## Datapath
module Datapath(
    input clk,
    input rst,
    input [15:0] gpio_in,
    output [15:0] gpio_out,
    output [15:0] imem_addr,
    input  [15:0] imem_rdata,
    output        dmem_en,
    output        dmem_we,
    output [15:0] dmem_addr,
    output [15:0] dmem_wdata,
    input  [15:0] dmem_rdata
);
    wire [15:0] instruction;
    wire [3:0] opcode;
    wire [3:0] rs1, rs2, rd;
    wire [15:0] imm;
    wire [15:0] A, B;
    wire [15:0] alu_result;
    wire [15:0] mem_data;
    wire [15:0] pc_out;
    wire mem_read, mem_write, reg_write, pc_write, branch_eq, branch_ne, imm_load;
    wire [3:0] alu_op;
    PC pc_inst (
        .clk(clk),
        .rst(rst),
        .load(pc_write),
        .data(alu_result),    
        .count(pc_out)
    );
    assign imem_addr = pc_out;
    assign instruction = imem_rdata;
    assign opcode = instruction[15:12];
    assign rs1 = instruction[11:8];
    assign rs2 = instruction[7:4];
    assign rd = instruction[3:0];
    assign imm = instruction[7:0];  
    ControlUnit cu (
        .opcode(opcode),
        .mem_read(mem_read),
        .mem_write(mem_write),
        .reg_write(reg_write),
        .alu_op(alu_op),
        .pc_write(pc_write),
        .branch_eq(branch_eq),
        .branch_ne(branch_ne),
        .imm_load(imm_load)
    );
    RegisterFile rf (
        .clk(clk),
        .rst(rst),
        .read_addr1(rs1),
        .read_addr2(rs2),
        .write_addr(rd),
        .write_data(alu_result),    
        .write_enable(reg_write),
        .read_data1(A),
        .read_data2(B)
    );
    alu alu_inst (
        .clk(clk),
        .rst(rst),
        .load(pc_write),
        .en(mem_read | mem_write),
        .wr_en(mem_write),
        .OPsel(alu_op),
        .A(A),
        .B(B),
        .result(alu_result),
        .Z(),
        .N(),
        .C(),
        .V(),
        .pc_out(),      
        .mem_data(mem_data),
        .mem_en(dmem_en),
        .mem_wr_en(dmem_we),
        .mem_addr(dmem_addr),
        .mem_wr_data(dmem_wdata),
        .mem_rd_data(dmem_rdata)
    );
    assign gpio_out = A;   
endmodule
Size: roughly 3900 cells after synthesis, roughly 270 flip-flops, ~120 I/O pins, about 27000 um2 of cells after synthesis.
==> flow/config.mk <==
export PLATFORM = sky130hd
export DESIGN_NAME = Datapath
export DESIGN_NICKNAME = Datapath
export VERILOG_FILES = /design/flow/design.v
export SDC_FILE = /design/flow/constraint.sdc
export NUM_CORES = 4
export LEC_CHECK = 0
export ABC_AREA = 1
export CAP_MARGIN = 20
export CORE_MARGIN = 2
export CORE_UTILIZATION = 71
export CTS_CLUSTER_DIAMETER = 224
export CTS_CLUSTER_SIZE = 74
export HOLD_SLACK_MARGIN = 0.29
export MAX_ROUTING_LAYER = met4
export PLACE_DENSITY_LB_ADDON = 0.09
export SLEW_MARGIN = 20
==> flow/constraint.sdc <==
create_clock -name core_clock -period 24.8 [get_ports {clk}]
set_input_delay 4.9600 -clock core_clock [delete_from_list [all_inputs] [get_ports {clk}]]
set_output_delay 4.9600 -clock core_clock [all_outputs]
set_load 0.01 [all_outputs]
run.sh (not shown) runs the stock make flow with config.mk's settings and CLKGATE_MAP_FILE=.
The first run never finished: it broke off in 4_1_cts with DPL-0038.
Then changed:
Settings changed: HOLD_SLACK_MARGIN 0.29 to not set, PLACE_DENSITY_LB_ADDON 0.09 to not set.
Clock period 24.8 ns to 32.0 ns, I/O delays scaled along.
Effect: This time the run never finished: it broke off in 5_1_grt on GRT-0116; die size stays the same; synthesized cell count stays the same; synthesized area does not change.

* * *

The RTL this note starts from:
==> flow/design.v <==
`timescale 1ns / 1ps
module PC(
    input clk,                  
    input rst,                  
    input load,                 
    input [15:0] data,          
    output reg [15:0] count     
);
    always @(posedge clk or posedge rst) begin
        if (rst) begin
            count <= 16'b0;     
        end else if (load) begin
            count <= data;      
        end else begin
            count <= count + 1;  
        end
    end
endmodule
module ControlUnit (
    input [3:0] opcode,       
    output reg mem_read,      
    output reg mem_write,     
    output reg reg_write,     
    output reg [3:0] alu_op,  
    output reg pc_write,      
    output reg branch_eq,     
    output reg branch_ne,     
    output reg imm_load       
);
    always @(*) begin
        mem_read = 0;
        mem_write = 0;
        reg_write = 0;
        alu_op = 4'b0000;
        pc_write = 0;
        branch_eq = 0;
        branch_ne = 0;
        imm_load = 0;
        case (opcode)
            4'b0000: begin  
                alu_op = 4'b0000;  
                reg_write = 1;
            end
            4'b0001: begin  
                alu_op = 4'b0001;  
                reg_write = 1;
            end
            4'b0010: begin  
                alu_op = 4'b0010;  
                reg_write = 1;
            end
            4'b0011: begin  
                alu_op = 4'b0011;  
                reg_write = 1;
            end
            4'b0100: begin  
                alu_op = 4'b0100;  
                reg_write = 1;
            end
            4'b0101: begin  
                alu_op = 4'b0101;  
                reg_write = 1;
            end
            4'b0110: begin  
                alu_op = 4'b0110;  
                reg_write = 1;
            end
            4'b0111: begin  
                alu_op = 4'b0111;  
                reg_write = 1;
            end
            4'b1000: begin  
                alu_op = 4'b1000;  
                mem_read = 1;
                reg_write = 1;
            end
            4'b1001: begin  
                alu_op = 4'b1001;  
                mem_write = 1;
            end
            4'b1010: begin  
                alu_op = 4'b1010;  
                reg_write = 1;
            end
            4'b1011: begin  
                imm_load = 1;
                reg_write = 1;
            end
            4'b1100: begin  
                alu_op = 4'b1100;  
                pc_write = 1;
            end
            4'b1101: begin  
                alu_op = 4'b1101;  
                branch_eq = 1;
            end
            4'b1110: begin  
                alu_op = 4'b1110;  
                branch_ne = 1;
            end
            4'b1111: begin  
            end
            default: begin
                alu_op = 4'b0000;
            end
        endcase
        if (mem_write) begin
            pc_write = 0;  
        end
        if (mem_read) begin
            pc_write = 0;  
        end
    end
endmodule
`timescale 1ns / 1ps
module RegisterFile(
    input clk,                      
    input rst,                      
    input [3:0] read_addr1,         
    input [3:0] read_addr2,         
    input [3:0] write_addr,         
    input [15:0] write_data,        
    input write_enable,             
    output reg [15:0] read_data1,   
    output reg [15:0] read_data2    
);
    reg [15:0] registers [0:15];
    always @(*) begin
        read_data1 = registers[read_addr1];
        read_data2 = registers[read_addr2];
    end
    always @(posedge clk or posedge rst) begin
        if (rst) begin
         integer i;
            for (i = 0; i < 16; i = i + 1) begin
                registers[i] <= 16'b0;
            end
        end else if (write_enable) begin
            registers[write_addr] <= write_data;
        end
    end
endmodule
`timescale 1ns / 1ps
module alu(
    input clk,                
    input rst,                
    input load,               
    input en,                 
    input wr_en,              
    input [3:0] OPsel,        
    input [15:0] A,           
    input [15:0] B,           
    output reg [15:0] result,  
    output reg Z,             
    output reg N,             
    output reg C,             
    output reg V,             
    output [15:0] pc_out,     
    output [15:0] mem_data,   
    output        mem_en,      
    output        mem_wr_en,   
    output [15:0] mem_addr,    
    output [15:0] mem_wr_data, 
    input  [15:0] mem_rd_data  
);
    reg pc_load;  
    PC pc_inst(
        .clk(clk),
        .rst(rst),
        .load(pc_load),
        .data(B),        
        .count(pc_out)   
    );
    reg [15:0] wr_data;  
    assign mem_en      = en;
    assign mem_wr_en   = wr_en;
    assign mem_addr    = B;        
    assign mem_wr_data = wr_data;
    assign mem_data    = mem_rd_data;  
    always @(*) begin
        result = 16'b0;
        wr_data = A;
        pc_load = 0;
        Z = 0;
        N = 0;
        C = 0;
        V = 0;
        case (OPsel)
            4'b0000: begin  
                {C, result} = A + B;                 
                V = (~A[15] & ~B[15] & result[15]) | (A[15] & B[15] & ~result[15]);  
            end
            4'b0001: begin  
                {C, result} = A - B;                 
                V = (A[15] & ~B[15] & ~result[15]) | (~A[15] & B[15] & result[15]);  
            end
            4'b0010: result = A * B;                 
            4'b0011: result = (B != 0) ? A / B : 16'b0;  
            4'b0100: result = A & B;                 
            4'b0101: result = A | B;                 
            4'b0110: result = A ^ B;                 
            4'b0111: result = ~A;                    
            4'b1000: result = mem_data;              
            4'b1001: wr_data = A;                    
            4'b1100: begin                           
                pc_load = 1;                         
            end
            4'b1101: begin                           
                if (!Z)
                    pc_load = 1;                     
            end
            4'b1110: begin                           
                if (Z)
                    pc_load = 1;                     
            end
            4'b1111: ;                               
            default: result = 16'b0;                 
        endcase
        Z = (result == 16'b0) ? 1'b1 : 1'b0;   
        N = result[15];                        
    end
endmodule
`timescale 1ns / 1ps
module Datapath(
    input clk,
    input rst,
    input [15:0] gpio_in,
    output [15:0] gpio_out,
    output [15:0] imem_addr,
    input  [15:0] imem_rdata,
    output        dmem_en,
    output        dmem_we,
    output [15:0] dmem_addr,
    output [15:0] dmem_wdata,
    input  [15:0] dmem_rdata
);
    wire [15:0] instruction;
    wire [3:0] opcode;
    wire [3:0] rs1, rs2, rd;
    wire [15:0] imm;
    wire [15:0] A, B;
    wire [15:0] alu_result;
    wire [15:0] mem_data;
    wire [15:0] pc_out;
    wire mem_read, mem_write, reg_write, pc_write, branch_eq, branch_ne, imm_load;
    wire [3:0] alu_op;
    PC pc_inst (
        .clk(clk),
        .rst(rst),
        .load(pc_write),
        .data(alu_result),    
        .count(pc_out)
    );
    assign imem_addr = pc_out;
    assign instruction = imem_rdata;
    assign opcode = instruction[15:12];
    assign rs1 = instruction[11:8];
    assign rs2 = instruction[7:4];
    assign rd = instruction[3:0];
    assign imm = instruction[7:0];  
    ControlUnit cu (
        .opcode(opcode),
        .mem_read(mem_read),
        .mem_write(mem_write),
        .reg_write(reg_write),
        .alu_op(alu_op),
        .pc_write(pc_write),
        .branch_eq(branch_eq),
        .branch_ne(branch_ne),
        .imm_load(imm_load)
    );
    RegisterFile rf (
        .clk(clk),
        .rst(rst),
        .read_addr1(rs1),
        .read_addr2(rs2),
        .write_addr(rd),
        .write_data(alu_result),    
        .write_enable(reg_write),
        .read_data1(A),
        .read_data2(B)
    );
    alu alu_inst (
        .clk(clk),
        .rst(rst),
        .load(pc_write),
        .en(mem_read | mem_write),
        .wr_en(mem_write),
        .OPsel(alu_op),
        .A(A),
        .B(B),
        .result(alu_result),
        .Z(),
        .N(),
        .C(),
        .V(),
        .pc_out(),      
        .mem_data(mem_data),
        .mem_en(dmem_en),
        .mem_wr_en(dmem_we),
        .mem_addr(dmem_addr),
        .mem_wr_data(dmem_wdata),
        .mem_rd_data(dmem_rdata)
    );
    assign gpio_out = A;   
endmodule
==> flow/config.mk <==
export PLATFORM = sky130hd
export DESIGN_NAME = Datapath
export DESIGN_NICKNAME = Datapath
export VERILOG_FILES = /design/flow/design.v
export SDC_FILE = /design/flow/constraint.sdc
export NUM_CORES = 4
export LEC_CHECK = 0
export CAP_MARGIN = 20
export CELL_PAD_IN_SITES_DETAIL_PLACEMENT = 1
export CORE_MARGIN = 9
export CORE_UTILIZATION = 47
export CTS_CLUSTER_DIAMETER = 59
export GPL_ROUTABILITY_DRIVEN = 1
export HOLD_SLACK_MARGIN = -0.1
export PLACE_DENSITY = 0.62
export SLEW_MARGIN = 20
==> flow/constraint.sdc <==
create_clock -name core_clock -period 36.5 [get_ports {clk}]
set_input_delay 7.3000 -clock core_clock [delete_from_list [all_inputs] [get_ports {clk}]]
set_output_delay 7.3000 -clock core_clock [all_outputs]
set_load 0.01 [all_outputs]
The baseline completed and failed the layout checks on setup timing.
Next try:
Settings changed: CELL_PAD_IN_SITES_DETAIL_PLACEMENT 1 to unset, CORE_MARGIN 9 to 2, CORE_UTILIZATION 47 to 68, CTS_CLUSTER_DIAMETER 59 to unset, GPL_ROUTABILITY_DRIVEN 1 to unset, HOLD_SLACK_MARGIN -0.1 to unset, MAX_ROUTING_LAYER set to met4, PLACE_DENSITY 0.62 to unset.
Clock period 36.5 ns to 32.5 ns, I/O delays scaled along.
Effect: With this change the flow failed in global routing, error GRT-0232. Area after synthesis is unchanged. Die size drops by well over a third. Synthesized cell count does not change.
Next try:
Settings changed: CORE_UTILIZATION 68 to 65.
Clock period 32.5 ns to 36.6 ns, I/O delays scaled along.
Outcome:
- This time the run reached the layout checks and failed them: setup timing
- synthesized cell count is unchanged
- die area goes up by 4.5%
- synthesized area is unchanged
Next try:
Settings changed: ABC_AREA set to 1, CTS_CLUSTER_DIAMETER set to 362, CTS_CLUSTER_SIZE set to 100, MAX_ROUTING_LAYER met4 to unset, PLACE_DENSITY set to 0.35, SETUP_SLACK_MARGIN set to 2.47, TNS_END_PERCENT set to 5.
Clock period 36.6 ns to 24.0 ns, I/O delays scaled along.
This time the run ended with an error in global routing.
Area after synthesis fell by 2.9%.
Die size fell by 2.8%.
Synthesized cell count rose by 12%.
